`flow/config.mk`:
```
export PLATFORM = sky130hd
export DESIGN_NAME = chip_to_symbol
export DESIGN_NICKNAME = chip_to_symbol
export VERILOG_FILES = /design/flow/design.v
export SDC_FILE = /design/flow/constraint.sdc
export NUM_CORES = 4
export LEC_CHECK = 0
export CAP_MARGIN = 20
export CORE_MARGIN = 2
export CORE_UTILIZATION = 72
export CTS_CLUSTER_DIAMETER = 28
export CTS_CLUSTER_SIZE = 24
export PLACE_DENSITY_LB_ADDON = 0.01
export SETUP_SLACK_MARGIN = 0.64
export SLEW_MARGIN = 20
```
`flow/constraint.sdc`:
```
create_clock -name core_clock -period 4.83 [get_ports {i_clk}]
set_input_delay 0.9660 -clock core_clock [delete_from_list [all_inputs] [get_ports {i_clk}]]
set_output_delay 0.9660 -clock core_clock [all_outputs]
set_load 0.01 [all_outputs]
```
`flow/design.v`:
```
module chip_to_symbol 
(
input logic         i_clk,
input logic         i_rst_n,
input logic         i_stream,
input logic         i_stream_valid,
output logic [3:0]  o_symbol,
output logic        o_symbol_valid       
);
logic [4:0] r_bit_counter;
logic [31:0] r_received_chip;
logic [5:0] s_ones_counter[15:0];
logic	[31:0]	chip_values [15:0];  
initial 
begin
	chip_values[0] 		=  32'b11011001110000110101001000101110;
	chip_values[8] 		=  32'b11101101100111000011010100100010;
	chip_values[4] 		=  32'b00101110110110011100001101010010;
	chip_values[12] 	=  32'b00100010111011011001110000110101;
	chip_values[2] 		=  32'b01010010001011101101100111000011;
	chip_values[10] 	=  32'b00110101001000101110110110011100;
	chip_values[6] 		=  32'b11000011010100100010111011011001;
	chip_values[14] 	=  32'b10011100001101010010001011101101;
	chip_values[1] 		=  32'b10001100100101100000011101111011;
	chip_values[9] 		=  32'b10111000110010010110000001110111;
	chip_values[5] 		=  32'b01111011100011001001011000000111;
	chip_values[13] 	=  32'b01110111101110001100100101100000;
	chip_values[3]		=  32'b00000111011110111000110010010110;
	chip_values[11]		=  32'b01100000011101111011100011001001;
	chip_values[7] 		=  32'b10010110000001110111101110001100;
	chip_values[15] 	=  32'b11001001011000000111011110111000;
end
always_ff@(posedge i_clk , negedge i_rst_n)
begin
    if(!i_rst_n)
    begin
        r_bit_counter <= 'd0;
    end
    else if(r_bit_counter=='d31) 
    begin
        r_bit_counter <= 'd0;
    end
    else if(i_stream_valid)
    begin
        r_bit_counter <= r_bit_counter + 'd1;
    end
end
always_ff@(posedge i_clk , negedge i_rst_n)
begin
    if(!i_rst_n)
    begin
        r_received_chip <= 'd0;
		for(int i = 0 ; i<16 ; i++)
        begin
			s_ones_counter[i] <= 'd0;
		end
    end
	else if (r_bit_counter==31)
	begin
		for(int i = 0 ; i<16 ; i++)
        begin
			s_ones_counter[i] <= 'd0;
		end
	end
    else if(i_stream_valid)
    begin
        r_received_chip[r_bit_counter]<= i_stream;
        for(int i = 0 ; i<16 ; i++)
        begin
            s_ones_counter[i] <= s_ones_counter[i] + (i_stream ~^ chip_values[i][r_bit_counter]);
        end
    end    
end
	always@(*)
		begin
			if((s_ones_counter[0]>=s_ones_counter[1]) && (s_ones_counter[0]>=s_ones_counter[2]) && (s_ones_counter[0]>=s_ones_counter[3]) && (s_ones_counter[0]>=s_ones_counter[4]) && (s_ones_counter[0]>=s_ones_counter[5]) && (s_ones_counter[0]>=s_ones_counter[6]) && (s_ones_counter[0]>=s_ones_counter[7]) && (s_ones_counter[0]>=s_ones_counter[8]) && (s_ones_counter[0]>=s_ones_counter[9]) && (s_ones_counter[0]>=s_ones_counter[10]) && (s_ones_counter[0]>=s_ones_counter[11]) && (s_ones_counter[0]>=s_ones_counter[12]) && (s_ones_counter[0]>=s_ones_counter[13]) && (s_ones_counter[0]>=s_ones_counter[14]) && (s_ones_counter[0]>=s_ones_counter[15]) ) 
			begin
				o_symbol = 'd0;
			end
			else if((s_ones_counter[1]>=s_ones_counter[0]) && (s_ones_counter[1]>=s_ones_counter[2]) && (s_ones_counter[1]>=s_ones_counter[3]) && (s_ones_counter[1]>=s_ones_counter[4]) && (s_ones_counter[1]>=s_ones_counter[5]) && (s_ones_counter[1]>=s_ones_counter[6]) && (s_ones_counter[1]>=s_ones_counter[7]) && (s_ones_counter[1]>=s_ones_counter[8]) && (s_ones_counter[1]>=s_ones_counter[9]) && (s_ones_counter[1]>=s_ones_counter[10]) && (s_ones_counter[1]>=s_ones_counter[11]) && (s_ones_counter[1]>=s_ones_counter[12]) && (s_ones_counter[1]>=s_ones_counter[13]) && (s_ones_counter[1]>=s_ones_counter[14]) && (s_ones_counter[1]>=s_ones_counter[15]) ) 
			begin
				o_symbol = 'd1;
			end
			else if((s_ones_counter[2]>=s_ones_counter[0]) && (s_ones_counter[2]>=s_ones_counter[1]) && (s_ones_counter[2]>=s_ones_counter[3]) && (s_ones_counter[2]>=s_ones_counter[4]) && (s_ones_counter[2]>=s_ones_counter[5]) && (s_ones_counter[2]>=s_ones_counter[6]) && (s_ones_counter[2]>=s_ones_counter[7]) && (s_ones_counter[2]>=s_ones_counter[8]) && (s_ones_counter[2]>=s_ones_counter[9]) && (s_ones_counter[2]>=s_ones_counter[10]) && (s_ones_counter[2]>=s_ones_counter[11]) && (s_ones_counter[2]>=s_ones_counter[12]) && (s_ones_counter[2]>=s_ones_counter[13]) && (s_ones_counter[2]>=s_ones_counter[14]) && (s_ones_counter[2]>=s_ones_counter[15]) ) 
			begin
				o_symbol = 'd2;
			end
			else if((s_ones_counter[3]>=s_ones_counter[0]) && (s_ones_counter[3]>=s_ones_counter[1]) && (s_ones_counter[3]>=s_ones_counter[2]) && (s_ones_counter[3]>=s_ones_counter[4]) && (s_ones_counter[3]>=s_ones_counter[5]) && (s_ones_counter[3]>=s_ones_counter[6]) && (s_ones_counter[3]>=s_ones_counter[7]) && (s_ones_counter[3]>=s_ones_counter[8]) && (s_ones_counter[3]>=s_ones_counter[9]) && (s_ones_counter[3]>=s_ones_counter[10]) && (s_ones_counter[3]>=s_ones_counter[11]) && (s_ones_counter[3]>=s_ones_counter[12]) && (s_ones_counter[3]>=s_ones_counter[13]) && (s_ones_counter[3]>=s_ones_counter[14]) && (s_ones_counter[3]>=s_ones_counter[15]) ) 
			begin
				o_symbol = 'd3;
			end
			else if((s_ones_counter[4]>=s_ones_counter[0]) && (s_ones_counter[4]>=s_ones_counter[1]) && (s_ones_counter[4]>=s_ones_counter[2]) && (s_ones_counter[4]>=s_ones_counter[3]) && (s_ones_counter[4]>=s_ones_counter[5]) && (s_ones_counter[4]>=s_ones_counter[6]) && (s_ones_counter[4]>=s_ones_counter[7]) && (s_ones_counter[4]>=s_ones_counter[8]) && (s_ones_counter[4]>=s_ones_counter[9]) && (s_ones_counter[4]>=s_ones_counter[10]) && (s_ones_counter[4]>=s_ones_counter[11]) && (s_ones_counter[4]>=s_ones_counter[12]) && (s_ones_counter[4]>=s_ones_counter[13]) && (s_ones_counter[4]>=s_ones_counter[14]) && (s_ones_counter[4]>=s_ones_counter[15]) ) 
			begin
				o_symbol = 'd4;
			end
			else if((s_ones_counter[5]>=s_ones_counter[0]) && (s_ones_counter[5]>=s_ones_counter[1]) && (s_ones_counter[5]>=s_ones_counter[2]) && (s_ones_counter[5]>=s_ones_counter[3]) && (s_ones_counter[5]>=s_ones_counter[4]) && (s_ones_counter[5]>=s_ones_counter[6]) && (s_ones_counter[5]>=s_ones_counter[7]) && (s_ones_counter[5]>=s_ones_counter[8]) && (s_ones_counter[5]>=s_ones_counter[9]) && (s_ones_counter[5]>=s_ones_counter[10]) && (s_ones_counter[5]>=s_ones_counter[11]) && (s_ones_counter[5]>=s_ones_counter[12]) && (s_ones_counter[5]>=s_ones_counter[13]) && (s_ones_counter[5]>=s_ones_counter[14]) && (s_ones_counter[5]>=s_ones_counter[15]) ) 
			begin
				o_symbol = 'd5;
			end
			else if((s_ones_counter[6]>=s_ones_counter[0]) && (s_ones_counter[6]>=s_ones_counter[1]) && (s_ones_counter[6]>=s_ones_counter[2]) && (s_ones_counter[6]>=s_ones_counter[3]) && (s_ones_counter[6]>=s_ones_counter[4]) && (s_ones_counter[6]>=s_ones_counter[5]) && (s_ones_counter[6]>=s_ones_counter[7]) && (s_ones_counter[6]>=s_ones_counter[8]) && (s_ones_counter[6]>=s_ones_counter[9]) && (s_ones_counter[6]>=s_ones_counter[10]) && (s_ones_counter[6]>=s_ones_counter[11]) && (s_ones_counter[6]>=s_ones_counter[12]) && (s_ones_counter[6]>=s_ones_counter[13]) && (s_ones_counter[6]>=s_ones_counter[14]) && (s_ones_counter[6]>=s_ones_counter[15]) ) 
			begin
				o_symbol = 'd6;
			end
			else if((s_ones_counter[7]>=s_ones_counter[0]) && (s_ones_counter[7]>=s_ones_counter[1]) && (s_ones_counter[7]>=s_ones_counter[2]) && (s_ones_counter[7]>=s_ones_counter[3]) && (s_ones_counter[7]>=s_ones_counter[4]) && (s_ones_counter[7]>=s_ones_counter[5]) && (s_ones_counter[7]>=s_ones_counter[6]) && (s_ones_counter[7]>=s_ones_counter[8]) && (s_ones_counter[7]>=s_ones_counter[9]) && (s_ones_counter[7]>=s_ones_counter[10]) && (s_ones_counter[7]>=s_ones_counter[11]) && (s_ones_counter[7]>=s_ones_counter[12]) && (s_ones_counter[7]>=s_ones_counter[13]) && (s_ones_counter[7]>=s_ones_counter[14]) && (s_ones_counter[7]>=s_ones_counter[15]) ) 
			begin
				o_symbol = 'd7;
			end
			else if((s_ones_counter[8]>=s_ones_counter[0]) && (s_ones_counter[8]>=s_ones_counter[1]) && (s_ones_counter[8]>=s_ones_counter[2]) && (s_ones_counter[8]>=s_ones_counter[3]) && (s_ones_counter[8]>=s_ones_counter[4]) && (s_ones_counter[8]>=s_ones_counter[5]) && (s_ones_counter[8]>=s_ones_counter[6]) && (s_ones_counter[8]>=s_ones_counter[7]) && (s_ones_counter[8]>=s_ones_counter[9]) && (s_ones_counter[8]>=s_ones_counter[10]) && (s_ones_counter[8]>=s_ones_counter[11]) && (s_ones_counter[8]>=s_ones_counter[12]) && (s_ones_counter[8]>=s_ones_counter[13]) && (s_ones_counter[8]>=s_ones_counter[14]) && (s_ones_counter[8]>=s_ones_counter[15]) ) 
			begin
				o_symbol = 'd8;
			end
			else if((s_ones_counter[9]>=s_ones_counter[0]) && (s_ones_counter[9]>=s_ones_counter[1]) && (s_ones_counter[9]>=s_ones_counter[2]) && (s_ones_counter[9]>=s_ones_counter[3]) && (s_ones_counter[9]>=s_ones_counter[4]) && (s_ones_counter[9]>=s_ones_counter[5]) && (s_ones_counter[9]>=s_ones_counter[6]) && (s_ones_counter[9]>=s_ones_counter[7]) && (s_ones_counter[9]>=s_ones_counter[8]) && (s_ones_counter[9]>=s_ones_counter[10]) && (s_ones_counter[9]>=s_ones_counter[11]) && (s_ones_counter[9]>=s_ones_counter[12]) && (s_ones_counter[9]>=s_ones_counter[13]) && (s_ones_counter[9]>=s_ones_counter[14]) && (s_ones_counter[9]>=s_ones_counter[15]) ) 
			begin
				o_symbol = 'd9;
			end
			else if((s_ones_counter[10]>=s_ones_counter[0]) && (s_ones_counter[10]>=s_ones_counter[1]) && (s_ones_counter[10]>=s_ones_counter[2]) && (s_ones_counter[10]>=s_ones_counter[3]) && (s_ones_counter[10]>=s_ones_counter[4]) && (s_ones_counter[10]>=s_ones_counter[5]) && (s_ones_counter[10]>=s_ones_counter[6]) && (s_ones_counter[10]>=s_ones_counter[7]) && (s_ones_counter[10]>=s_ones_counter[8]) && (s_ones_counter[10]>=s_ones_counter[9]) && (s_ones_counter[10]>=s_ones_counter[11]) && (s_ones_counter[10]>=s_ones_counter[12]) && (s_ones_counter[10]>=s_ones_counter[13]) && (s_ones_counter[10]>=s_ones_counter[14]) && (s_ones_counter[10]>=s_ones_counter[15]) ) 
			begin
				o_symbol = 'd10;
			end
			else if((s_ones_counter[11]>=s_ones_counter[0]) && (s_ones_counter[11]>=s_ones_counter[1]) && (s_ones_counter[11]>=s_ones_counter[2]) && (s_ones_counter[11]>=s_ones_counter[3]) && (s_ones_counter[11]>=s_ones_counter[4]) && (s_ones_counter[11]>=s_ones_counter[5]) && (s_ones_counter[11]>=s_ones_counter[6]) && (s_ones_counter[11]>=s_ones_counter[7]) && (s_ones_counter[11]>=s_ones_counter[8]) && (s_ones_counter[11]>=s_ones_counter[9]) && (s_ones_counter[11]>=s_ones_counter[10]) && (s_ones_counter[11]>=s_ones_counter[12]) && (s_ones_counter[11]>=s_ones_counter[13]) && (s_ones_counter[11]>=s_ones_counter[14]) && (s_ones_counter[11]>=s_ones_counter[15]) ) 
			begin
				o_symbol = 'd11;
			end
			else if((s_ones_counter[12]>=s_ones_counter[0]) && (s_ones_counter[12]>=s_ones_counter[1]) && (s_ones_counter[12]>=s_ones_counter[2]) && (s_ones_counter[12]>=s_ones_counter[3]) && (s_ones_counter[12]>=s_ones_counter[4]) && (s_ones_counter[12]>=s_ones_counter[5]) && (s_ones_counter[12]>=s_ones_counter[6]) && (s_ones_counter[12]>=s_ones_counter[7]) && (s_ones_counter[12]>=s_ones_counter[8]) && (s_ones_counter[12]>=s_ones_counter[9]) && (s_ones_counter[12]>=s_ones_counter[10]) && (s_ones_counter[12]>=s_ones_counter[11]) && (s_ones_counter[12]>=s_ones_counter[13]) && (s_ones_counter[12]>=s_ones_counter[14]) && (s_ones_counter[12]>=s_ones_counter[15]) ) 
			begin
				o_symbol = 'd12;
			end
			else if((s_ones_counter[13]>=s_ones_counter[0]) && (s_ones_counter[13]>=s_ones_counter[1]) && (s_ones_counter[13]>=s_ones_counter[2]) && (s_ones_counter[13]>=s_ones_counter[3]) && (s_ones_counter[13]>=s_ones_counter[4]) && (s_ones_counter[13]>=s_ones_counter[5]) && (s_ones_counter[13]>=s_ones_counter[6]) && (s_ones_counter[13]>=s_ones_counter[7]) && (s_ones_counter[13]>=s_ones_counter[8]) && (s_ones_counter[13]>=s_ones_counter[9]) && (s_ones_counter[13]>=s_ones_counter[10]) && (s_ones_counter[13]>=s_ones_counter[11]) && (s_ones_counter[13]>=s_ones_counter[12]) && (s_ones_counter[13]>=s_ones_counter[15]) && (s_ones_counter[13]>=s_ones_counter[14]) ) 
			begin
				o_symbol = 'd13;
			end
			else if((s_ones_counter[14]>=s_ones_counter[0]) && (s_ones_counter[14]>=s_ones_counter[1]) && (s_ones_counter[14]>=s_ones_counter[2]) && (s_ones_counter[14]>=s_ones_counter[3]) && (s_ones_counter[14]>=s_ones_counter[4]) && (s_ones_counter[14]>=s_ones_counter[5]) && (s_ones_counter[14]>=s_ones_counter[6]) && (s_ones_counter[14]>=s_ones_counter[7]) && (s_ones_counter[14]>=s_ones_counter[8]) && (s_ones_counter[14]>=s_ones_counter[9]) && (s_ones_counter[14]>=s_ones_counter[10]) && (s_ones_counter[14]>=s_ones_counter[11]) && (s_ones_counter[14]>=s_ones_counter[12]) && (s_ones_counter[14]>=s_ones_counter[13]) && (s_ones_counter[14]>=s_ones_counter[15]) ) 
			begin
				o_symbol = 'd14;
			end
			else
				begin
				o_symbol = 'd15;
				end
			end
assign o_symbol_valid = (r_bit_counter==31);  
endmodule
```
`flow/run.sh`:
```
#!/bin/bash
# the make line also repeats each setting of config.mk as NAME=value (left out here)
make -C /OpenROAD-flow-scripts/flow DESIGN_CONFIG=/design/flow/config.mk WORK_HOME=/design/flow/orfs CLKGATE_MAP_FILE= finish
```
==> reports/results.tsv, run 1 <==
stage	metric	value	unit
synth	XOR/XNOR Area Share	2.793	%
synth	commonest cells in the synthesized netlist	ha_1, a21oi_1, nor2_1	
place	# port buffers	8	
synth	Yosys Instances	2887	
place	GPL Wtd Cong	1.069	
global_route	gr ovfl total	407	
clocking	CTS H-tree lvls	3	
floorplan	Core Box Area	32540	um2
floorplan	Die Width	185.9	um
synth	Post-synth ARST share	100.0	%
place	Placed Instances	3498	
synth	Post-synth seq share	10.60	%
clocking	Root Driver	clkbuf_16	
floorplan	chip area	34570	um2
global_route	GRT Util Overall	85.37	%
clocking	CTS max path bufs	2	
synth	Compound Share, Synth	22.49	%
synth	Yosys chip area	23830	um2
synth	syn_area_per_cell	8.255	um2
synth	top-count cell post-synth	ha_1	
synth	synth top area cells	ha_1, dfrtp_1, a21oi_1, o21ai_0, nor2_1	
clocking	# clock sinks	101	
place	Post-Place Cell Area	25860	um2
place	hpwl dp	74300	um
outcome	stage reached	5_1_grt	
clocking	CTS Buf Count	9	
synth	number of enable flip-flop cells	0	
outcome	Tool Error	[ERROR GRT-0232] Routing congestion too high. Check the congestion heatmap in the GUI.	
synth	adder share	39.95	%
synth	Post-Synth Simple-Gate Area	19.26	%
synth	Dominant cell area share	39.95	%
outcome	outcome	aborted with a tool error	
synth	comb area leader	adder cells	
place	Place WS	0.02557	ns
synth	Unique cell types	72	
floorplan	Initial Utilization	73.25	%
synth	YS warnings	2	
synth	area leader, netlist	ha_1	
floorplan	die span in y	185.9	um
synth	Syn Nets	3652	
floorplan	# rows	66	
synth	ys flops	101	
synth	MUX area fraction	1.564	%
synth	main flop type	dfrtp_1	
floorplan	io pins	9	
synth	Gate Count Post-Synth	2887	
synth	Post-Syn Area	23830	um2
[what timing repair did]
item	in CTS
buffers inserted	141
pin swaps	60
gates resized	218
hold buffers	0
setup endpoints to repair	4
[per-layer routing]
metal | GRT overflow | track usage, %
met1 | 24 | 83.78
met2 | 227 | 97.89
met3 | 19 | 73.82
met4 | 134 | 89.23
met5 | 3 | 49.33
[per-stage QoR]
step | utilization [%] | TNS [ns]
after global placement | 79.47 | -0.03623
after CTS | 86.66 | 0
after detailed placement | 79.47 | 0
after floorplan | - | 0
==> run 2, diff against run 1 <==
- ABC_AREA: not set -> 1
- CAP_MARGIN: 20 -> 40
- CTS_CLUSTER_DIAMETER: 28 -> 400
- CTS_CLUSTER_SIZE: 24 -> 98
- PLACE_DENSITY: not set -> 0.38
- PLACE_DENSITY_LB_ADDON: 0.01 -> not set
- SETUP_SLACK_MARGIN: 0.64 -> not set
- clock period: 4.83 -> 6.64 ns (I/O delays scaled with it)
==> reports/results.tsv, run 2 <==
stage	metric	value	unit	change
synth	area leader, netlist	ha_1		unchanged
synth	ys flops	101		unchanged
final_timing	Fin Clk Skew	0.01929	ns	
worst_hold_path	hold_sp	s_ones_counter[15][2]		
clocking	Worst-path clk slew	0.09	ns	
worst_setup_path	CP max stage cell	dfrtp_1		
synth	Syn Nets	3896		was 3652
worst_setup_path	CP endpoint kind	primary output		
floorplan	chip area	32860	um2	was 34570 um2
synth	Gate Count Post-Synth	3131		was 2887
worst_setup_path	reg2reg start	r_bit_counter[2]		
synth	Unique cell types	50		was 72
synth	syn_area_per_cell	7.225	um2	was 8.255 um2
global_route	initial antenna violation count	4		
final_timing	Fin Setup TNS	0	ns	
detailed_routing	routed len/inst	25.05	um	
synth	Dominant cell area share	42.09	%	was 39.95%
clocking	CTS hold repair buffers	0		unchanged
finish	nets@finish	3940		
global_route	vias in the first global route	23800		
worst_setup_path	most frequent cell on the critical path	nand2_1		
detailed_routing	Antenna Nets Post-Route	0		
clocking	CTS Buf Count	9		unchanged
floorplan	Initial Utilization	73.57	%	was 73.25%
flow_run	Log Warnings	33		
worst_hold_path	Hold Crit Class	reg2reg		
synth	comb area leader	adder cells		unchanged
synth	Yosys Instances	3131		was 2887
clocking	CTS max path bufs	2		unchanged
global_route	gr ovfl total	0		
final_timing	Tmin final	6.184	ns	
final_timing	cycle use final	93.13	%	
synth	Yosys chip area	22620	um2	was 23830 um2
floorplan	io pins	9		unchanged
worst_setup_path	Crit path max-delay family	simple AND/OR/NAND/NOR gates		
floorplan	Die Width	181.3	um	was 185.9 um
synth	XOR/XNOR Area Share	0.6194	%	was 2.793%
clocking	CTS resizes	0		was 218
synth	YS warnings	2		unchanged
final_timing	FMAX	161.7	MHz	
clocking	CTS H-tree lvls	3		unchanged
final_timing	Max Slew Vio Count	0		
clocking	Root Driver	clkbuf_16		unchanged
synth	main flop type	dfrtp_1		unchanged
worst_setup_path	CP Class	reg2out		
final_timing	final hold vios	0		
global_route	GRT Util Overall	53.56	%	
clocking	clk latency late pin	0.41	ns	
clocking	number of post-CTS setup repair buffers	0		was 141
outcome	outcome	timing/DRC/antenna clean		was aborted with a tool error
place	hpwl dp	65230	um	was 74300 um
worst_setup_path	r2r setup slk	2.53	ns	
worst_setup_path	crit-path max cell delay	0.74	ns	
detailed_routing	drt pass-1 iters	9		
floorplan	Core Box Area	30750	um2	was 32540 um2
worst_setup_path	Worst Reg-to-Reg Cells	11		
clocking	TritonCTS clock tree	yes		
worst_setup_path	crit-path cells	inv_1, ha_1, inv_1, nor2_1, o21ai_0, nand2_1, nand2_1, nand4_1, nor4_1, nand3_1, nand2_1, nand2_1, nand2_1, nand2_1, nand2_1, nand2_1, nand2_1, a21oi_2, clkdlybuf4s50_1		
worst_setup_path	Crit Reg-Reg Endpoint	s_ones_counter[7][5]		
synth	Post-Syn Area	22620	um2	was 23830 um2
final_timing	measured slew at the worst slew-check pin	0.9591	ns	
finish	area grow syn2layout	6.233	%	
floorplan	die span in y	181.3	um	was 185.9 um
worst_setup_path	crit path capture	o_symbol[0]		
synth	top-count cell post-synth	ha_1		unchanged
final_timing	unrepaired setup endpoints after global routing	false		
floorplan	# rows	64		was 66
worst_hold_path	hold path cells	1		
worst_setup_path	total stage count of the critical path	19		
worst_setup_path	CP startpoint	s_ones_counter[8][1]		
final_timing	slew margin rel.	34.41	%	
final_timing	final setup vio count	0		
worst_setup_path	Startpoint Class	flip-flop		
synth	MUX area fraction	0.08849	%	was 1.564%
place	# port buffers	8		unchanged
clocking	# clock sinks	101		unchanged
detailed_routing	routed via count	25090		
worst_hold_path	hold path endpoint	s_ones_counter[15][2]		
finish	FILL cells	2256		
worst_setup_path	Bufs and invs on worst path	3		
worst_setup_path	crit path DRT	5.31	ns	
synth	Post-synth seq share	11.17	%	was 10.60%
synth	commonest cells in the synthesized netlist	ha_1, nand2_1, inv_1		was ha_1, a21oi_1, nor2_1
detailed_routing	WL final	89620	um	
synth	adder share	42.09	%	was 39.95%
synth	Post-synth ARST share	100.0	%	unchanged
synth	number of enable flip-flop cells	0		unchanged
flow_run	MaxCap Viol Count	0		
detailed_routing	DRC Markers	0		
synth	Post-Synth Simple-Gate Area	23.30	%	was 19.26%
global_route	largest net degree at the start of global routing	80		
worst_setup_path	Worst Path Arrival	4.86	ns	
detailed_routing	drt first-iter violations	3014		
synth	synth top area cells	ha_1, dfrtp_1, nand2_1, inv_1, nand3_1		was ha_1, dfrtp_1, a21oi_1, o21ai_0, nor2_1
place	GPL Wtd Cong	1.064		was 1.069
finish	fin area	24030	um2	
detailed_routing	Vias/cell	7.011		
worst_setup_path	worst-path fanout max	11		
synth	Compound Share, Synth	16.11	%	was 22.49%
place	Post-Place Cell Area	23580	um2	was 25860 um2
global_route	first-pass GRT wire length	133700	um	
run 2: layout make-up:
type	instances	area [um2]	share of cell area, %
multi-input cells	2631	18600	77.39
clock buffers	9	225.2	0.9371
diodes	2	5.005	0.02082
flip-flops and latches	101	2527	10.52
repair buffers	57	683.2	2.843
well taps	396	495.5	2.062
inverters	375	1408	5.857
clock inverters	7	90.09	0.3748
run 2: routing by layer:
metal | share of wire, % | GRT usage, % | routed length [um]
met3 | 15 | 20.88 | 13870
met5 | 0.059 | 0 | 53
met2 | 40 | 78.90 | 35860
met4 | 10 | 44.16 | 9213
met1 | 34 | 61.27 | 30620
run 2: stage by stage:
step | instances | util (%) | setup slack (ns) | hold WS [ns]
CTS | 3569 | 77.72 | 0.7733 | 0.4710
finish | 3578 | 78.16 | 0.4561 | 0.4670
global route | 3576 | 78.14 | 0.4009 | 0.4800
floorplan | 3131 | - | 2.932 | 0.4333
global placement | 3538 | 75.81 | 1.356 | 0.4497
detailed placement | 3553 | 76.69 | 1.239 | 0.4596
==> run 3, diff against run 2 <==
- CAP_MARGIN: 40 -> 0
- CELL_PAD_IN_SITES_DETAIL_PLACEMENT: not set -> 0
- CELL_PAD_IN_SITES_GLOBAL_PLACEMENT: not set -> 0
- CTS_CLUSTER_DIAMETER: 400 -> 378
- CTS_CLUSTER_SIZE: 98 -> 49
- GPL_TIMING_DRIVEN: not set -> 1
- HOLD_SLACK_MARGIN: not set -> 0.3
- MAX_ROUTING_LAYER: not set -> met4
- PLACE_DENSITY: 0.38 -> 0.6
- SETUP_SLACK_MARGIN: not set -> 0.48
- SLEW_MARGIN: 20 -> 35
- clock period: 6.64 -> 1.66 ns (I/O delays scaled with it)
==> reports/results.tsv, run 3 <==
stage	metric	value	unit	change
synth	main flop type	dfrtp_1		unchanged
floorplan	Initial Utilization	73.57	%	unchanged
outcome	stage reached	4_1_cts		
floorplan	io pins	9		unchanged
synth	area leader, netlist	ha_1		unchanged
synth	Compound Share, Synth	16.11	%	unchanged
synth	number of enable flip-flop cells	0		unchanged
synth	YS warnings	2		unchanged
synth	Gate Count Post-Synth	3131		unchanged
synth	XOR/XNOR Area Share	0.6194	%	unchanged
floorplan	Die Width	181.3	um	unchanged
outcome	Tool Error	[ERROR DPL-0038] Utilization greater than 100%, impossible to legalize		
floorplan	die span in y	181.3	um	unchanged
place	# port buffers	8		unchanged
synth	Dominant cell area share	42.09	%	unchanged
synth	Syn Nets	3896		unchanged
synth	Post-synth seq share	11.17	%	unchanged
place	hpwl dp	87720	um	was 65230 um
synth	MUX area fraction	0.08849	%	unchanged
synth	adder share	42.09	%	unchanged
synth	Yosys chip area	22620	um2	unchanged
floorplan	chip area	32860	um2	unchanged
outcome	outcome	aborted with a tool error		was timing/DRC/antenna clean
synth	Post-Syn Area	22620	um2	unchanged
synth	synth top area cells	ha_1, dfrtp_1, nand2_1, inv_1, nand3_1		unchanged
synth	Unique cell types	50		unchanged
synth	Post-synth ARST share	100.0	%	unchanged
synth	top-count cell post-synth	ha_1		unchanged
synth	syn_area_per_cell	7.225	um2	unchanged
synth	commonest cells in the synthesized netlist	ha_1, nand2_1, inv_1		unchanged
floorplan	Core Box Area	30750	um2	unchanged
place	GPL Wtd Cong	1.181		was 1.064
floorplan	# rows	64		unchanged
synth	comb area leader	adder cells		unchanged
synth	Yosys Instances	3131		unchanged
synth	Post-Synth Simple-Gate Area	23.30	%	unchanged
place	Placed Instances	4112		was 3553
synth	ys flops	101		unchanged
## run 3: stage by stage
step	setup WS [ns]	area (um2)	hold WS, ns
after floorplan	-0.9745	23150	0.03641
after detailed placement	-2.324	29080	0.3540
after global placement	-2.269	29080	0.3506
==> run 4, diff against run 3 <==
- CAP_MARGIN: 0 -> 20
- CELL_PAD_IN_SITES_DETAIL_PLACEMENT: 0 -> not set
- CELL_PAD_IN_SITES_GLOBAL_PLACEMENT: 0 -> not set
- CORE_ASPECT_RATIO: not set -> 1.4
- CTS_CLUSTER_DIAMETER: 378 -> 400
- CTS_CLUSTER_SIZE: 49 -> 98
- GPL_TIMING_DRIVEN: 1 -> not set
- HOLD_SLACK_MARGIN: 0.3 -> not set
- MAX_ROUTING_LAYER: met4 -> not set
- PLACE_DENSITY: 0.6 -> 0.38
- SETUP_SLACK_MARGIN: 0.48 -> 0.35
- SLEW_MARGIN: 35 -> 20
- TNS_END_PERCENT: not set -> 10
- clock period: 1.66 -> 4.09 ns (I/O delays scaled with it)
==> reports/results.tsv, run 4 <==
stage	metric	value	unit	change
synth	Post-synth seq share	11.17	%	unchanged
place	# port buffers	8		unchanged
floorplan	Core Box Area	30900	um2	was 30750 um2
synth	synth top area cells	ha_1, dfrtp_1, nand2_1, inv_1, nand3_1		unchanged
synth	Yosys chip area	22620	um2	unchanged
floorplan	io pins	9		unchanged
place	Place WS	-0.2432	ns	was -2.324 ns
place	hpwl dp	70030	um	was 87720 um
synth	Dominant cell area share	42.09	%	unchanged
clocking	# clock sinks	101		
synth	Unique cell types	50		unchanged
floorplan	# rows	76		was 64
clocking	CTS hold repair buffers	0		
outcome	outcome	aborted with a tool error		unchanged
synth	XOR/XNOR Area Share	0.6194	%	unchanged
floorplan	die span in y	213.7	um	was 181.3 um
synth	adder share	42.09	%	unchanged
synth	comb area leader	adder cells		unchanged
clocking	CTS Buf Count	9		
synth	ys flops	101		unchanged
synth	Post-Syn Area	22620	um2	unchanged
synth	Gate Count Post-Synth	3131		unchanged
floorplan	Initial Utilization	73.20	%	was 73.57%
global_route	GRT Util Overall	67.55	%	
synth	syn_area_per_cell	7.225	um2	unchanged
clocking	Root Driver	clkbuf_16		
synth	commonest cells in the synthesized netlist	ha_1, nand2_1, inv_1		unchanged
global_route	gr ovfl total	6		
synth	area leader, netlist	ha_1		unchanged
synth	Syn Nets	3896		unchanged
synth	top-count cell post-synth	ha_1		unchanged
synth	YS warnings	2		unchanged
synth	MUX area fraction	0.08849	%	unchanged
floorplan	Die Width	153.8	um	was 181.3 um
outcome	Tool Error	[ERROR GRT-0232] Routing congestion too high. Check the congestion heatmap in the GUI.		was [ERROR DPL-0038] Utilization greater than 100%, impossible to legalize
synth	number of enable flip-flop cells	0		unchanged
synth	main flop type	dfrtp_1		unchanged
synth	Post-synth ARST share	100.0	%	unchanged
floorplan	chip area	32870	um2	was 32860 um2
place	GPL Wtd Cong	1.121		was 1.181
synth	Compound Share, Synth	16.11	%	unchanged
synth	Post-Synth Simple-Gate Area	23.30	%	unchanged
clocking	CTS H-tree lvls	3		
outcome	stage reached	5_1_grt		was 4_1_cts
clocking	CTS max path bufs	2		
synth	Yosys Instances	3131		unchanged
[run 4: through the flow]
stage                     instance area [um2]  instances  hold WS [ns]  TNS [ns]
after CTS                               26620       3799        0.4727         0
after floorplan                         22620       3131        0.4333         0
after detailed placement                25690       3753        0.4646   -0.8988
after global placement                  25690       3753        0.4510   -0.4796
[run 4: routing by layer]
layer / GRT usage (%) / overflow
met3: 45.76 / 0
met1: 68.14 / 0
met5: 10.57 / 0
met2: 90.03 / 5
met4: 66.52 / 1
[run 4: timing repair]
action,4_1_cts
pin swaps,33
resized,100
setup endpoints to repair,4
setup buffers,30
gates cloned,0
==> run 5, diff against run 4 <==
- ABC_AREA: 1 -> 0
- CAP_MARGIN: 20 -> 0
- CELL_PAD_IN_SITES_DETAIL_PLACEMENT: not set -> 0
- CELL_PAD_IN_SITES_GLOBAL_PLACEMENT: not set -> 0
- CORE_ASPECT_RATIO: 1.4 -> not set
- CTS_CLUSTER_DIAMETER: 400 -> not set
- CTS_CLUSTER_SIZE: 98 -> not set
- GPL_TIMING_DRIVEN: not set -> 1
- HOLD_SLACK_MARGIN: not set -> -0.08
- PLACE_DENSITY: 0.38 -> 0.63
- SETUP_SLACK_MARGIN: 0.35 -> not set
- SLEW_MARGIN: 20 -> 35
- TNS_END_PERCENT: 10 -> not set
- clock period: 4.09 -> 4.49 ns (I/O delays scaled with it)
==> reports/results.tsv, run 5 <==
stage	metric	value	unit	change
outcome	outcome	complete, but fails checks		was aborted with a tool error
outcome	SO Faults	negative setup slack		
synth	comb area leader	adder cells		unchanged
clocking	CTS H-tree lvls	3		unchanged
synth	Dominant cell area share	39.95	%	was 42.09%
synth	area leader, netlist	ha_1		unchanged
worst_setup_path	CP startpoint	s_ones_counter[4][1]		
floorplan	# rows	66		was 76
detailed_routing	drt first-iter violations	3857		
worst_setup_path	Startpoint Class	flip-flop		
synth	number of enable flip-flop cells	0		unchanged
floorplan	Initial Utilization	73.25	%	was 73.20%
final_timing	unrepaired setup endpoints after global routing	true		
clocking	CTS Buf Count	9		unchanged
synth	synth top area cells	ha_1, dfrtp_1, a21oi_1, o21ai_0, nor2_1		was ha_1, dfrtp_1, nand2_1, inv_1, nand3_1
global_route	gr ovfl total	0		
clocking	Root Driver	clkbuf_16		unchanged
floorplan	Core Box Area	32540	um2	was 30900 um2
detailed_routing	routed via count	27700		
final_timing	final setup vio count	4		
place	hpwl dp	74320	um	was 70030 um
worst_setup_path	reg2reg start	r_bit_counter[1]		
worst_setup_path	most frequent cell on the critical path	buf_4		
place	Placed Instances	3574		was 3753
detailed_routing	Antenna Nets Post-Route	0		
worst_setup_path	CP Class	reg2out		
global_route	largest net degree at the start of global routing	68		
finish	nets@finish	3968		
floorplan	chip area	34570	um2	was 32870 um2
worst_setup_path	Worst Path Arrival	3.92	ns	
clocking	# clock sinks	101		unchanged
clocking	CTS hold repair buffers	0		unchanged
floorplan	die span in y	185.9	um	was 213.7 um
worst_setup_path	Bufs and invs on worst path	5		
final_timing	cycle use final	107.2	%	
worst_setup_path	crit path capture	o_symbol[1]		
clocking	Worst-path clk slew	0.08	ns	
finish	area grow syn2layout	18.20	%	
worst_setup_path	worst-path fanout max	6		
worst_setup_path	crit path DRT	3.59	ns	
synth	Yosys Instances	2887		was 3131
finish	final cell count without fillers	3660		
synth	ys flops	101		unchanged
worst_setup_path	Crit Reg-Reg Endpoint	s_ones_counter[5][5]		
clocking	CTS max path bufs	2		unchanged
detailed_routing	Vias/cell	7.567		
floorplan	Die Width	185.9	um	was 153.8 um
final_timing	final setup margin	-0.3246	ns	
synth	Post-Syn Area	23830	um2	was 22620 um2
detailed_routing	drt pass-1 iters	9		
synth	MUX area fraction	1.564	%	was 0.08849%
final_timing	Fin Clk Skew	0.01431	ns	
synth	adder share	39.95	%	was 42.09%
detailed_routing	DRC Markers	0		
worst_setup_path	Crit path max-delay family	buffers and inverters		
synth	Post-Synth Simple-Gate Area	19.26	%	was 23.30%
synth	main flop type	dfrtp_1		unchanged
final_timing	slew margin rel.	37.90	%	
clocking	clk latency late pin	0.42	ns	
final_timing	final hold vios	0		
final_timing	measured slew at the worst slew-check pin	0.9315	ns	
place	Place WS	-0.2275	ns	was -0.2432 ns
synth	Post-synth ARST share	100.0	%	unchanged
synth	Post-synth seq share	10.60	%	was 11.17%
worst_setup_path	CP endpoint kind	primary output		
global_route	first-pass GRT wire length	148700	um	
floorplan	io pins	9		unchanged
synth	Syn Nets	3652		was 3896
worst_setup_path	crit-path cells	clkinvlp_4, buf_12, buf_4, ha_1, nor2b_1, o31ai_1, nand2_1, o2111ai_1, nor4bb_1, o311ai_0, buf_4, o211ai_2, a31oi_1, nor2_2, buf_2		
worst_setup_path	crit-path max cell delay	0.40	ns	
worst_setup_path	total stage count of the critical path	15		
global_route	initial antenna violation count	12		
global_route	GRT Util Overall	57.46	%	
synth	syn_area_per_cell	8.255	um2	was 7.225 um2
detailed_routing	WL final	101800	um	
place	GPL Wtd Cong	1.063		was 1.121
synth	YS warnings	2		unchanged
synth	Unique cell types	72		was 50
flow_run	Log Warnings	34		
worst_hold_path	Hold Crit Class	in2async		
final_timing	Tmin final	4.815	ns	
final_timing	Max Slew Vio Count	0		
worst_setup_path	r2r setup slk	0.49	ns	
synth	commonest cells in the synthesized netlist	ha_1, a21oi_1, nor2_1		was ha_1, nand2_1, inv_1
final_timing	worst-case hold slack	0.4890	ns	
place	Post-Place Cell Area	26660	um2	was 25690 um2
flow_run	MaxCap Viol Count	0		
final_timing	FMAX	207.7	MHz	
synth	Gate Count Post-Synth	2887		was 3131
synth	XOR/XNOR Area Share	2.793	%	was 0.6194%
synth	Yosys chip area	23830	um2	was 22620 um2
finish	fin area	28170	um2	
synth	top-count cell post-synth	ha_1		unchanged
global_route	vias in the first global route	26780		
worst_setup_path	CP max stage cell	dfrtp_1		
clocking	TritonCTS clock tree	yes		
worst_setup_path	Worst Reg-to-Reg Cells	13		
synth	Compound Share, Synth	22.49	%	was 16.11%
place	# port buffers	8		unchanged
detailed_routing	routed len/inst	27.81	um	
finish	Post-Route Utilization	86.58	%	
==> run 5: through the flow <==
| step | setup TNS (ns) |
|---|---|
| final | -0.9211 |
| after global routing | -1.007 |
| after CTS | 0 |
| after detailed placement | -0.3605 |
| after global placement | -0.08289 |
| after floorplan | 0 |
==> run 5: layout make-up <==
| class | instances | area (um2) |
|---|---|---|
| diodes | 10 | 25.02 |
| clock buffers | 10 | 229.0 |
| clock inverters | 6 | 86.33 |
| fillers | 1856 | 4367 |
| inverters | 179 | 716.9 |
| multi-input cells | 2574 | 21110 |
| flip-flops and latches | 101 | 2545 |
| well taps | 442 | 553.0 |
| repair buffers | 338 | 2903 |
==> run 5: layer usage <==
layer  track usage, %  up-vias  part of all wire (%)
met5            1.926        -                 0.044
met4            52.47        6                    12
met3            26.77     1050                    16
met2            82.51     2320                    39
met1            62.47    12670                    33
li1                 -    11650                     -
==> run 5: timing repair <==
item                                    CTS  global route
resized                                  88            87
buffers inserted                         41            19
pin swaps                                14            44
endpoints found under the setup margin    4             4
cloned                                    0             0
==> run 6, diff against run 5 <==
- ABC_AREA: 0 -> not set
- CAP_MARGIN: 0 -> 20
- CELL_PAD_IN_SITES_DETAIL_PLACEMENT: 0 -> not set
- CELL_PAD_IN_SITES_GLOBAL_PLACEMENT: 0 -> not set
- CORE_UTILIZATION: 72 -> 70
- GPL_TIMING_DRIVEN: 1 -> not set
- HOLD_SLACK_MARGIN: -0.08 -> not set
- PLACE_DENSITY: 0.63 -> not set
- SETUP_SLACK_MARGIN: not set -> 0.73
- SLEW_MARGIN: 35 -> 20
- clock period: 4.49 -> 3.12 ns (I/O delays scaled with it)
==> reports/results.tsv, run 6 <==
stage	metric	value	unit	change
synth	Gate Count Post-Synth	2887		unchanged
synth	Dominant cell area share	39.95	%	unchanged
global_route	gr ovfl total	1685		
synth	syn_area_per_cell	8.255	um2	unchanged
floorplan	io pins	9		unchanged
floorplan	Initial Utilization	71.07	%	was 73.25%
outcome	Tool Error	[ERROR GRT-0116] Global routing finished with congestion. Check the congestion regions in the DRC Viewer.		
synth	MUX area fraction	1.564	%	unchanged
synth	Unique cell types	72		unchanged
synth	YS warnings	2		unchanged
clocking	CTS max path bufs	2		unchanged
synth	Post-Syn Area	23830	um2	unchanged
synth	Post-Synth Simple-Gate Area	19.26	%	unchanged
synth	Post-synth ARST share	100.0	%	unchanged
global_route	GRT Util Overall	96.44	%	
floorplan	Core Box Area	33530	um2	was 32540 um2
synth	Compound Share, Synth	22.49	%	unchanged
place	GPL Wtd Cong	1.108		was 1.063
synth	adder share	39.95	%	unchanged
clocking	# clock sinks	101		unchanged
synth	Syn Nets	3652		unchanged
clocking	Root Driver	clkbuf_16		unchanged
floorplan	chip area	35540	um2	was 34570 um2
synth	comb area leader	adder cells		unchanged
synth	Yosys chip area	23830	um2	unchanged
synth	commonest cells in the synthesized netlist	ha_1, a21oi_1, nor2_1		unchanged
outcome	stage reached	5_1_grt		
floorplan	# rows	67		was 66
synth	main flop type	dfrtp_1		unchanged
synth	synth top area cells	ha_1, dfrtp_1, a21oi_1, o21ai_0, nor2_1		unchanged
place	Placed Instances	3947		was 3574
place	hpwl dp	82940	um	was 74320 um
clocking	CTS Buf Count	9		unchanged
floorplan	Die Width	188.5	um	was 185.9 um
floorplan	die span in y	188.5	um	was 185.9 um
synth	XOR/XNOR Area Share	2.793	%	unchanged
outcome	outcome	aborted with a tool error		was complete, but fails checks
synth	Post-synth seq share	10.60	%	unchanged
synth	Yosys Instances	2887		unchanged
place	# port buffers	8		unchanged
place	Place WS	-1.243	ns	was -0.2275 ns
clocking	CTS H-tree lvls	3		unchanged
synth	ys flops	101		unchanged
synth	number of enable flip-flop cells	0		unchanged
synth	top-count cell post-synth	ha_1		unchanged
synth	area leader, netlist	ha_1		unchanged
[run 6: stage by stage]
| step | utilization [%] | area [um2] |
|---|---|---|
| CTS | 97.25 | 32610 |
| floorplan | - | 24000 |
| global placement | 89.07 | 29870 |
| detailed placement | 89.07 | 29870 |
[run 6: per-layer routing]
layer  track usage (%)  GRT overflow
met5             64.01             2
met4             103.6           399
met3             82.57            47
met2             114.8          1188
met1             90.02            49
[run 6: what timing repair did]
item,in CTS
setup endpoints to repair,93
resized,394
pin swaps,141
setup buffers,91
hold buffers,0
==> run 7, diff against run 6 <==
- ABC_AREA: not set -> 0
- CAP_MARGIN: 20 -> 0
- CELL_PAD_IN_SITES_DETAIL_PLACEMENT: not set -> 0
- CELL_PAD_IN_SITES_GLOBAL_PLACEMENT: not set -> 0
- CORE_UTILIZATION: 70 -> 72
- CTS_CLUSTER_DIAMETER: not set -> 107
- CTS_CLUSTER_SIZE: not set -> 49
- GPL_TIMING_DRIVEN: not set -> 1
- HOLD_SLACK_MARGIN: not set -> 0.3
- MAX_ROUTING_LAYER: not set -> met4
- PLACE_DENSITY: not set -> 0.6
- SETUP_SLACK_MARGIN: 0.73 -> 0.7
- SLEW_MARGIN: 20 -> 35
- clock period: 3.12 -> 2.35 ns (I/O delays scaled with it)
==> reports/results.tsv, run 7 <==
stage	metric	value	unit	change
floorplan	Initial Utilization	73.25	%	was 71.07%
synth	commonest cells in the synthesized netlist	ha_1, a21oi_1, nor2_1		unchanged
synth	Yosys Instances	2887		unchanged
synth	number of enable flip-flop cells	0		unchanged
outcome	stage reached	4_1_cts		was 5_1_grt
synth	Post-Syn Area	23830	um2	unchanged
synth	MUX area fraction	1.564	%	unchanged
outcome	Tool Error	[ERROR DPL-0038] Utilization greater than 100%, impossible to legalize		was [ERROR GRT-0116] Global routing finished with congestion. Check the congestion regions in the DRC Viewer.
synth	Gate Count Post-Synth	2887		unchanged
synth	ys flops	101		unchanged
floorplan	Core Box Area	32540	um2	was 33530 um2
synth	Compound Share, Synth	22.49	%	unchanged
synth	synth top area cells	ha_1, dfrtp_1, a21oi_1, o21ai_0, nor2_1		unchanged
synth	Post-synth ARST share	100.0	%	unchanged
synth	adder share	39.95	%	unchanged
floorplan	Die Width	185.9	um	was 188.5 um
synth	Post-synth seq share	10.60	%	unchanged
synth	Yosys chip area	23830	um2	unchanged
synth	area leader, netlist	ha_1		unchanged
place	GPL Wtd Cong	1.153		was 1.108
place	hpwl dp	91930	um	was 82940 um
synth	Unique cell types	72		unchanged
synth	syn_area_per_cell	8.255	um2	unchanged
synth	XOR/XNOR Area Share	2.793	%	unchanged
floorplan	chip area	34570	um2	was 35540 um2
synth	comb area leader	adder cells		unchanged
synth	main flop type	dfrtp_1		unchanged
synth	Dominant cell area share	39.95	%	unchanged
floorplan	# rows	66		was 67
place	# port buffers	8		unchanged
synth	YS warnings	2		unchanged
synth	Syn Nets	3652		unchanged
floorplan	io pins	9		unchanged
synth	Post-Synth Simple-Gate Area	19.26	%	unchanged
outcome	outcome	aborted with a tool error		unchanged
synth	top-count cell post-synth	ha_1		unchanged
floorplan	die span in y	185.9	um	was 188.5 um
run 7: per-stage QoR:
step	utilization, %	instance area (um2)	setup slack [ns]	std cells
floorplan	-	24420	-0.8222	2887
global placement	93.79	30510	-1.703	3973
detailed placement	93.79	30510	-1.927	3973
==> run 8, diff against run 7 <==
- CAP_MARGIN: 0 -> 20
- CTS_CLUSTER_DIAMETER: 107 -> 45
- CTS_CLUSTER_SIZE: 49 -> 22
- HOLD_SLACK_MARGIN: 0.3 -> not set
- MAX_ROUTING_LAYER: met4 -> not set
- PLACE_DENSITY: 0.6 -> not set
- PLACE_DENSITY_LB_ADDON: not set -> 0.29
- SETUP_SLACK_MARGIN: 0.7 -> 0.56
- clock period: 2.35 -> 4.49 ns (I/O delays scaled with it)
==> reports/results.tsv, run 8 <==
stage	metric	value	unit	change
final_timing	unrepaired setup endpoints after global routing	true		
clocking	# clock sinks	101		
final_timing	Fin Setup TNS	-0.7975	ns	
worst_setup_path	Worst Reg-to-Reg Cells	13		
outcome	outcome	complete, but fails checks		was aborted with a tool error
final_timing	slew margin rel.	8.577	%	
synth	area leader, netlist	ha_1		unchanged
synth	Yosys chip area	23830	um2	unchanged
final_timing	Fin Clk Skew	0.04559	ns	
floorplan	Core Box Area	32540	um2	unchanged
synth	Post-Syn Area	23830	um2	unchanged
synth	ys flops	101		unchanged
floorplan	# rows	66		unchanged
synth	number of enable flip-flop cells	0		unchanged
final_timing	FMAX	212.3	MHz	
global_route	first-pass GRT wire length	149100	um	
flow_run	MaxCap Viol Count	0		
outcome	SO Faults	negative setup slack		
clocking	Root Driver	clkbuf_16		
synth	top-count cell post-synth	ha_1		unchanged
global_route	largest net degree at the start of global routing	55		
final_timing	measured slew at the worst slew-check pin	1.362	ns	
synth	YS warnings	2		unchanged
worst_setup_path	reg2reg start	r_bit_counter[1]		
synth	Post-Synth Simple-Gate Area	19.26	%	unchanged
detailed_routing	DRC Markers	0		
worst_setup_path	CP max stage cell	or4_1		
clocking	CTS Buf Count	9		
final_timing	cycle use final	104.9	%	
worst_setup_path	r2r setup slk	0.56	ns	
floorplan	Initial Utilization	73.25	%	unchanged
floorplan	io pins	9		unchanged
synth	MUX area fraction	1.564	%	unchanged
worst_setup_path	Crit path max-delay family	simple AND/OR/NAND/NOR gates		
final_timing	final setup margin	-0.2198	ns	
clocking	clk latency late pin	0.43	ns	
flow_run	Log Warnings	33		
detailed_routing	drt first-iter violations	4301		
worst_setup_path	Crit Reg-Reg Endpoint	s_ones_counter[12][4]		
place	GPL Wtd Cong	1.027		was 1.153
worst_setup_path	CP Class	reg2out		
floorplan	die span in y	185.9	um	unchanged
global_route	gr ovfl total	0		
clocking	TritonCTS clock tree	yes		
finish	FILL cells	1774		
detailed_routing	Vias/cell	7.638		
synth	Post-synth seq share	10.60	%	unchanged
synth	comb area leader	adder cells		unchanged
worst_setup_path	crit path capture	o_symbol[0]		
synth	syn_area_per_cell	8.255	um2	unchanged
worst_setup_path	Bufs and invs on worst path	2		
finish	logic area	21230	um2	
final_timing	final hold vios	0		
worst_setup_path	CP endpoint kind	primary output		
global_route	GRT Util Overall	56.91	%	
detailed_routing	routed len/inst	27.59	um	
synth	Yosys Instances	2887		unchanged
final_timing	final setup vio count	4		
clocking	Worst-path clk slew	0.12	ns	
synth	Unique cell types	72		unchanged
worst_setup_path	Startpoint Class	flip-flop		
finish	area grow syn2layout	19.68	%	
place	hpwl dp	72810	um	was 91930 um
worst_setup_path	Worst Path Arrival	3.81	ns	
final_timing	Tmin final	4.710	ns	
worst_setup_path	worst-path fanout max	7		
detailed_routing	Antenna Nets Post-Route	0		
synth	Post-synth ARST share	100.0	%	unchanged
worst_hold_path	Hold Crit Class	in2async		
synth	commonest cells in the synthesized netlist	ha_1, a21oi_1, nor2_1		unchanged
synth	Gate Count Post-Synth	2887		unchanged
final_timing	Max Slew Vio Count	0		
detailed_routing	WL final	101400	um	
worst_setup_path	crit-path cells	clkinvlp_4, ha_1, nand4_1, a21oi_1, o22a_1, or4_1, nor4_1, and4b_1, o21ba_2, o2111ai_1, nand2_2, buf_6		
synth	main flop type	dfrtp_1		unchanged
worst_setup_path	total stage count of the critical path	12		
finish	nets@finish	3990		
place	Post-Place Cell Area	26520	um2	was 30510 um2
synth	Dominant cell area share	39.95	%	unchanged
worst_setup_path	crit-path max cell delay	0.54	ns	
synth	Compound Share, Synth	22.49	%	unchanged
final_timing	worst-case hold slack	0.5461	ns	
synth	Syn Nets	3652		unchanged
finish	fin area	28520	um2	
clocking	CTS max path bufs	2		
synth	synth top area cells	ha_1, dfrtp_1, a21oi_1, o21ai_0, nor2_1		unchanged
detailed_routing	routed via count	28080		
worst_setup_path	crit path DRT	3.59	ns	
global_route	initial antenna violation count	7		
synth	XOR/XNOR Area Share	2.793	%	unchanged
finish	Seq. cell area	2550	um2	
floorplan	chip area	34570	um2	unchanged
detailed_routing	drt pass-1 iters	10		
place	Place WS	-0.2539	ns	was -1.927 ns
floorplan	Die Width	185.9	um	unchanged
synth	adder share	39.95	%	unchanged
worst_setup_path	CP startpoint	s_ones_counter[4][2]		
global_route	vias in the first global route	27400		
place	# port buffers	8		unchanged
clocking	CTS H-tree lvls	3		
## run 8: layout make-up
class / instances / area share [%]
multi-input combinational: 2574 / 74.42
tap: 442 / 1.939
inverter: 179 / 2.649
clock buffer: 10 / 0.8027
timing repair buffer: 360 / 11.02
sequential: 101 / 8.940
antenna: 4 / 0.03509
clock inverter: 6 / 0.1930
## run 8: per-layer routing
metal	up-vias	GRT usage [%]	routed length (um)
met5	-	0.2963	73
li1	11700	-	-
met2	2483	82.99	39880
met3	1186	25.32	15820
met4	4	53.83	12570
met1	12710	61.01	33070
## run 8: what timing repair did
action,in CTS,in global routing
gates resized,190,59
hold buffers,0,0
buffers inserted,73,19
pin swaps,65,35
setup endpoints to repair,4,7
## run 8: through the flow
stage | std cells | utilization (%)
5_1_grt | 3672 | 87.64
4_1_cts | 3652 | 86.34
3_5_place_dp | 3563 | 81.51
6_report | 3676 | 87.67
2_1_floorplan | 2887 | -
3_3_place_gp | 3563 | 81.51
==> run 9, diff against run 8 <==
- ABC_AREA: 0 -> 1
- CAP_MARGIN: 20 -> 40
- CTS_CLUSTER_DIAMETER: 45 -> 378
- CTS_CLUSTER_SIZE: 22 -> 49
- HOLD_SLACK_MARGIN: not set -> 0.3
- MAX_ROUTING_LAYER: not set -> met4
- PLACE_DENSITY: not set -> 0.6
- PLACE_DENSITY_LB_ADDON: 0.29 -> not set
- SETUP_SLACK_MARGIN: 0.56 -> -0.14
- clock period: 4.49 -> 2.14 ns (I/O delays scaled with it)
==> reports/results.tsv, run 9 <==
stage	metric	value	unit	change
outcome	outcome	aborted with a tool error		was complete, but fails checks
outcome	stage reached	4_1_cts		
outcome	Tool Error	[ERROR DPL-0033] detailed placement checks failed during check placement.		
synth	Dominant cell area share	42.09	%	was 39.95%
synth	Post-synth seq share	11.17	%	was 10.60%
synth	Yosys chip area	22620	um2	was 23830 um2
synth	Syn Nets	3896		was 3652
synth	comb area leader	adder cells		unchanged
synth	area leader, netlist	ha_1		unchanged
synth	Post-Syn Area	22620	um2	was 23830 um2
synth	syn_area_per_cell	7.225	um2	was 8.255 um2
place	# port buffers	8		unchanged
synth	Yosys Instances	3131		was 2887
synth	Compound Share, Synth	16.11	%	was 22.49%
synth	MUX area fraction	0.08849	%	was 1.564%
place	GPL Wtd Cong	1.123		was 1.027
synth	number of enable flip-flop cells	0		unchanged
synth	synth top area cells	ha_1, dfrtp_1, nand2_1, inv_1, nand3_1		was ha_1, dfrtp_1, a21oi_1, o21ai_0, nor2_1
floorplan	# rows	64		was 66
synth	commonest cells in the synthesized netlist	ha_1, nand2_1, inv_1		was ha_1, a21oi_1, nor2_1
floorplan	chip area	32860	um2	was 34570 um2
synth	Unique cell types	50		was 72
place	hpwl dp	78070	um	was 72810 um
synth	main flop type	dfrtp_1		unchanged
floorplan	io pins	9		unchanged
synth	Post-synth ARST share	100.0	%	unchanged
floorplan	Initial Utilization	73.57	%	was 73.25%
synth	XOR/XNOR Area Share	0.6194	%	was 2.793%
synth	Gate Count Post-Synth	3131		was 2887
synth	adder share	42.09	%	was 39.95%
synth	ys flops	101		unchanged
synth	YS warnings	2		unchanged
floorplan	die span in y	181.3	um	was 185.9 um
synth	top-count cell post-synth	ha_1		unchanged
synth	Post-Synth Simple-Gate Area	23.30	%	was 19.26%
floorplan	Core Box Area	30750	um2	was 32540 um2
floorplan	Die Width	181.3	um	was 185.9 um
==> run 9: through the flow <==
step | hold slack (ns) | cell area (um2) | instances | util (%) | setup slack (ns)
after detailed placement | 0.5102 | 28220 | 4083 | 91.79 | -1.922
after global placement | 0.5009 | 28220 | 4083 | 91.79 | -1.917
after floorplan | 0.1324 | 22720 | 3131 | - | -0.5905
==> run 10, diff against run 9 <==
- CAP_MARGIN: 40 -> 20
- CELL_PAD_IN_SITES_DETAIL_PLACEMENT: 0 -> not set
- CELL_PAD_IN_SITES_GLOBAL_PLACEMENT: 0 -> not set
- CORE_UTILIZATION: 72 -> 66
- CTS_CLUSTER_DIAMETER: 378 -> 388
- CTS_CLUSTER_SIZE: 49 -> not set
- GPL_TIMING_DRIVEN: 1 -> not set
- HOLD_SLACK_MARGIN: 0.3 -> not set
- MAX_ROUTING_LAYER: met4 -> not set
- PLACE_DENSITY: 0.6 -> 0.35
- SETUP_SLACK_MARGIN: -0.14 -> 0.52
- SLEW_MARGIN: 35 -> 20
- clock period: 2.14 -> 5.1 ns (I/O delays scaled with it)
==> reports/results.tsv, run 10 <==
stage	metric	value	unit	change
final_timing	Fin Clk Skew	0.009530	ns	
final_timing	final setup vio count	0		
clocking	Root Driver	clkbuf_16		
clocking	Worst-path clk slew	0.09	ns	
flow_run	Log Warnings	35		
final_timing	Max Slew Vio Count	0		
detailed_routing	DRC Markers	0		
worst_setup_path	Worst Path Arrival	3.82	ns	
synth	Post-Synth Simple-Gate Area	23.30	%	unchanged
clocking	TritonCTS clock tree	yes		
synth	Yosys chip area	22620	um2	unchanged
synth	Post-Syn Area	22620	um2	unchanged
synth	area leader, netlist	ha_1		unchanged
synth	Compound Share, Synth	16.11	%	unchanged
clocking	CTS Buf Count	9		
floorplan	Die Width	189.1	um	was 181.3 um
finish	area grow syn2layout	18.43	%	
worst_setup_path	total stage count of the critical path	13		
place	# port buffers	8		unchanged
detailed_routing	WL final	103100	um	
clocking	clk latency late pin	0.42	ns	
finish	nets@finish	4181		
synth	top-count cell post-synth	ha_1		unchanged
synth	Gate Count Post-Synth	3131		unchanged
final_timing	slew margin rel.	15.59	%	
clocking	CTS max path bufs	2		
synth	ys flops	101		unchanged
place	hpwl dp	70210	um	was 78070 um
worst_setup_path	Crit path max-delay family	AND-OR/OR-AND gates		
worst_setup_path	crit path capture	o_symbol[2]		
synth	Yosys Instances	3131		unchanged
final_timing	unrepaired setup endpoints after global routing	true		
floorplan	chip area	35770	um2	was 32860 um2
floorplan	io pins	9		unchanged
final_timing	final hold vios	0		
final_timing	measured slew at the worst slew-check pin	1.262	ns	
place	GPL Wtd Cong	1.065		was 1.123
final_timing	cycle use final	94.82	%	
worst_setup_path	r2r setup slk	0.90	ns	
final_timing	Tmin final	4.836	ns	
finish	FILL cells	2272		
global_route	largest net degree at the start of global routing	47		
synth	synth top area cells	ha_1, dfrtp_1, nand2_1, inv_1, nand3_1		unchanged
synth	YS warnings	2		unchanged
detailed_routing	drt first-iter violations	3569		
synth	adder share	42.09	%	unchanged
synth	Post-synth seq share	11.17	%	unchanged
clocking	# clock sinks	101		
detailed_routing	routed len/inst	26.61	um	
final_timing	Fin Setup TNS	0	ns	
worst_setup_path	CP endpoint kind	primary output		
flow_run	MaxCap Viol Count	0		
worst_setup_path	CP max stage cell	dfrtp_2		
detailed_routing	Antenna Nets Post-Route	0		
clocking	CTS H-tree lvls	3		
global_route	GRT Util Overall	53.75	%	
worst_setup_path	worst-path fanout max	6		
clocking	CTS hold repair buffers	0		
global_route	first-pass GRT wire length	143100	um	
worst_setup_path	Bufs and invs on worst path	4		
final_timing	FMAX	206.8	MHz	
worst_setup_path	crit path DRT	4.08	ns	
floorplan	Core Box Area	33620	um2	was 30750 um2
worst_setup_path	reg2reg start	r_bit_counter[1]		
synth	Unique cell types	50		unchanged
synth	main flop type	dfrtp_1		unchanged
synth	Syn Nets	3896		unchanged
synth	number of enable flip-flop cells	0		unchanged
worst_setup_path	Worst Reg-to-Reg Cells	8		
global_route	vias in the first global route	24660		
synth	MUX area fraction	0.08849	%	unchanged
global_route	gr ovfl total	0		
floorplan	# rows	67		was 64
finish	Post-Route Utilization	79.70	%	
detailed_routing	drt pass-1 iters	6		
worst_setup_path	CP Class	reg2out		
global_route	initial antenna violation count	6		
synth	comb area leader	adder cells		unchanged
floorplan	die span in y	189.1	um	was 181.3 um
synth	Dominant cell area share	42.09	%	unchanged
synth	syn_area_per_cell	7.225	um2	unchanged
synth	commonest cells in the synthesized netlist	ha_1, nand2_1, inv_1		unchanged
worst_hold_path	Hold Crit Class	in2async		
outcome	outcome	timing/DRC/antenna clean		was aborted with a tool error
worst_setup_path	Startpoint Class	flip-flop		
detailed_routing	routed via count	26850		
synth	Post-synth ARST share	100.0	%	unchanged
worst_setup_path	CP startpoint	s_ones_counter[1][5]		
floorplan	Initial Utilization	67.30	%	was 73.57%
synth	XOR/XNOR Area Share	0.6194	%	unchanged
detailed_routing	Vias/cell	6.931		
worst_setup_path	crit-path cells	clkinvlp_4, buf_4, buf_4, ha_1, nand2_1, nor2_1, a211oi_1, nand2_1, a221oi_1, o2111ai_2, nand3_2, a21oi_2, dlygate4sd2_1		
worst_setup_path	Crit Reg-Reg Endpoint	s_ones_counter[5][1]		
worst_setup_path	crit-path max cell delay	0.45	ns	
## run 10: per-stage QoR
step / setup slack [ns] / cells / hold WS (ns) / area (um2)
floorplan: 1.700 / 3131 / 0.4333 / 22620
global placement: 0.08313 / 3700 / 0.4569 / 24290
detailed placement: 0.08601 / 3700 / 0.4598 / 24290
CTS: 0.4693 / 3787 / 0.4732 / 25530
global route: 0.2103 / 3868 / 0.5045 / 26780
finish: 0.2640 / 3873 / 0.4852 / 26790
## run 10: layer usage
| layer | vias to the layer above | GRT usage, % | part of all wire, % |
|---|---|---|---|
| met5 | - | 0 | 0.17 |
| met4 | 12 | 45.61 | 11 |
| met3 | 833 | 18.07 | 16 |
| met2 | 2177 | 77.92 | 39 |
| met1 | 12190 | 63.74 | 34 |
| li1 | 11640 | - | - |
## run 10: layout make-up
cell class	instances	area (um2)	share of cell area, %
multi-input cells	2631	19140	71.42
repair buffers	298	2678	9.993
flip-flops and latches	101	2582	9.639
inverters	375	1538	5.739
well taps	448	560.5	2.092
clock buffers	9	225.2	0.8406
clock inverters	6	61.31	0.2288
diodes	5	12.51	0.04670
## run 10: repair_timing
| action | CTS | global route |
|---|---|---|
| gates resized | 108 | 155 |
| buffers inserted | 72 | 81 |
| pin swaps | 5 | 34 |
| endpoints found under the setup margin | 4 | 4 |
